## juniper
## cpu18
module cpu18 (
  input  wire        clk,
  input  wire        rst,
  output wire [9:0]  imem_addr,
  input  wire [17:0] imem_rdata,
  output wire [9:0]  dmem_addr,
  output wire [17:0] dmem_wdata,
  output wire        dmem_we,
  input  wire [17:0] dmem_rdata,
  output wire        halt
);
  localparam S_FETCH  = 2'd0;
  localparam S_DECODE = 2'd1;
  localparam S_EXEC   = 2'd2;
  localparam S_HALT   = 2'd3;
  reg  [1:0]  state;
  reg  [17:0] ir;
  reg         zf, cf;
  wire [9:0]  pc;
  wire [3:0] opcode = ir[17:14];
  wire [3:0] f_dst  = ir[13:10];
  wire [3:0] f_src1 = ir[9:6];
  wire [3:0] f_src2 = ir[3:0];
  wire [5:0] f_imm  = ir[5:0];
  wire [9:0] f_addr = ir[9:0];
  wire is_alu = (opcode[3:2] == 2'b00);           
  wire is_imm = (opcode[3:1] == 3'b010);          
  wire is_ld  = (opcode == 4'b0110);
  wire is_st  = (opcode == 4'b0111);
  wire is_cmp = (opcode == 4'b1000);
  wire is_jmp = (opcode >= 4'b1001) && (opcode <= 4'b1110);
  wire is_rst = (opcode == 4'b1111);
  reg taken;
  always @* begin
    case (opcode)
      4'b1001: taken = 1'b1;           
      4'b1010: taken = zf;             
      4'b1011: taken = ~zf & ~cf;      
  ...
==> flow/config.mk <==
export PLATFORM = sky130hd
export DESIGN_NAME = cpu18
export DESIGN_NICKNAME = cpu18
export VERILOG_FILES = /design/flow/design.v
export SDC_FILE = /design/flow/constraint.sdc
export NUM_CORES = 4
export LEC_CHECK = 0
export CAP_MARGIN = 20
export CORE_MARGIN = 3
export CORE_UTILIZATION = 54
export GPL_TIMING_DRIVEN = 0
export HOLD_SLACK_MARGIN = -0.02
export MIN_ROUTING_LAYER = met2
export SLEW_MARGIN = 20
export TNS_END_PERCENT = 80
==> flow/constraint.sdc <==
create_clock -name core_clock -period 9.0 [get_ports {clk}]
set_input_delay 1.8000 -clock core_clock [delete_from_list [all_inputs] [get_ports {clk}]]
set_output_delay 1.8000 -clock core_clock [all_outputs]
set_load 0.01 [all_outputs]
run.sh (not shown) runs the stock make flow with config.mk's settings and CLKGATE_MAP_FILE=.
The log for juniper ends in global routing with error GRT-0116, so the run never completed.
Here is what was changed in the inputs of umber compared with juniper.
- CELL_PAD_IN_SITES_DETAIL_PLACEMENT now 2, previously not set
- TNS_END_PERCENT no longer set, was 80
- CORE_UTILIZATION now 40, was 54
- PLACE_DENSITY now 0.91, previously not set
- HOLD_SLACK_MARGIN no longer set, was -0.02
## What came out
- Diff umber..juniper | post-synthesis sequential area ratio | unchanged
- Delta (umber minus juniper): number of clock sinks seen by CTS roughly the same; cell resize tally after clock tree synthesis lower; total placed instance area higher; core box area higher; area after synthesis roughly the same.
- Synthesized netlist cell count came out exactly the same in umber and juniper.
- Number of nets produced by synthesis: juniper vs umber — no meaningful difference
- Looking at chip area across both flows, umber is the weaker of the two, with juniper ahead.
- FAIL umber @ global routing: tool exited with error
--- input diff umber..amber ---
- GPL_TIMING_DRIVEN removed (was 0)
- CELL_PAD_IN_SITES_DETAIL_PLACEMENT removed (was 2)
- PLACE_DENSITY changed from 0.91 to 0.76
- CORE_MARGIN changed from 3 to 2
- CORE_UTILIZATION changed from 40 to 72
- ABC_AREA newly set to 1
- MIN_ROUTING_LAYER removed (was met2)
- SETUP_SLACK_MARGIN newly set to 1.71
- the clock period (ns, I/O delays scaled along) changed from 9.0 to 6.42
--- outcome ---
[flow] amber | stages: complete | final checks: fail | reason: negative setup slack
Tool error GRT-0116 stopped umber during global routing; no final results.
On post-cts repair resize count, the lower figure sits with umber, not amber.
amber vs umber — average footprint of a synthesized cell dropped by more than a quarter
From umber to amber, number of synthesized register bits did not move at all.
The lower post-place instance area came out of amber.
Re total standard cell area after synthesis: amber is 5.2% down on umber.
Between amber and umber, synthesized netlist cell count is lower for umber, amber comes in above that.
### amber -> yarrow
- clearing PLACE_DENSITY, which used to be 0.76
- swapping 72 for 40 in CORE_UTILIZATION
- clearing ABC_AREA, which used to be 1
- clearing SETUP_SLACK_MARGIN, which used to be 1.71
- swapping 6.42 for 8.75 in the clock period (ns, I/O delays scaled along)
==> results <==
- yarrow: all stages complete, timing, DRC and antenna checks passed
- Of yarrow and amber, it is yarrow that has the lower multi-input logic cell count.
- | total negative setup slack | lower: amber |
- NOTE: share of total power in combinational logic in yarrow exceeds that of amber


cpu18 again, from the RTL that the note above started with.
export LEC_CHECK = 0
export CAP_MARGIN = 15
export CORE_MARGIN = 2
export CORE_UTILIZATION = 50
export CTS_CLUSTER_DIAMETER = 353
export GPL_ROUTABILITY_DRIVEN = 1
export GPL_TIMING_DRIVEN = 0
export MAX_ROUTING_LAYER = met4
export MIN_ROUTING_LAYER = met2
export PLACE_DENSITY_LB_ADDON = 0.04
export SLEW_MARGIN = 0
export TNS_END_PERCENT = 20
create_clock -name core_clock -period 15.2 [get_ports {clk}]
The starting point did not get past global routing (5_1_grt).
Change:
CAP_MARGIN = 20   (was 15)
CORE_UTILIZATION = 40   (was 50)
CTS_CLUSTER_DIAMETER = default   (was 353)
GPL_ROUTABILITY_DRIVEN = default   (was 1)
GPL_TIMING_DRIVEN = default   (was 0)
MAX_ROUTING_LAYER = default   (was met4)
MIN_ROUTING_LAYER = default   (was met2)
PLACE_DENSITY_LB_ADDON = default   (was 0.04)
SLEW_MARGIN = 20   (was 0)
TNS_END_PERCENT = default   (was 20)
clock period = 9.0 ns   (was 15.2 ns; I/O delays follow)
The changed run completed without violations.
Die size rose by 24%.
Area after synthesis is unchanged.
Synthesized cell count stays the same.
Change:
ABC_AREA = 1   (was default)
CORE_UTILIZATION = 70   (was 40)
CTS_CLUSTER_DIAMETER = 219   (was default)
PLACE_DENSITY_LB_ADDON = 0.27   (was default)
clock period = 5.05 ns   (was 9.0 ns; I/O delays follow)
=> Now the flow ran to the end with violations: negative setup slack. Fmax grows by 9.1%. Register-to-register slack is worse by 3.2 ns. Sequential power grows by 74%.
Change:
ABC_AREA = default   (was 1)
PLACE_DENSITY_LB_ADDON = default   (was 0.27)
clock period = 7.32 ns   (was 5.05 ns; I/O delays follow)
The new run produced a layout that fails on negative setup slack.
Routed wire length grows by 10%.
Clock skew rose by 0.014 ns.
Clock power falls by about 25%.
Change:
ABC_AREA = 1   (was default)
CORE_UTILIZATION = 72   (was 70)
CTS_CLUSTER_DIAMETER = 77   (was 219)
PLACE_DENSITY = 0.37   (was default)
SETUP_SLACK_MARGIN = 0.85   (was default)
clock period = 6.49 ns   (was 7.32 ns; I/O delays follow)
After rerunning: The changed run finished with negative setup slack left; die area falls by 7.7%; power is higher by 5.3%; global-route usage came out lower by 2.3 points; critical path depth went up by 5; final cell count goes up by 30%; final area came out lower by about 5%.
Change:
CTS_CLUSTER_DIAMETER = 380   (was 77)
PLACE_DENSITY = 0.73   (was 0.37)
clock period = 6.08 ns   (was 6.49 ns; I/O delays follow)
- The new run produced a layout that fails on negative setup slack
- die size stays the same
- power is higher by 10%
- count of clock-buffer cells in the layout drops by 10
- clock skew drops by 0.0038 ns
- critical path depth goes down by 4
No activity file was given, so power comes from the tool's default toggle rates.
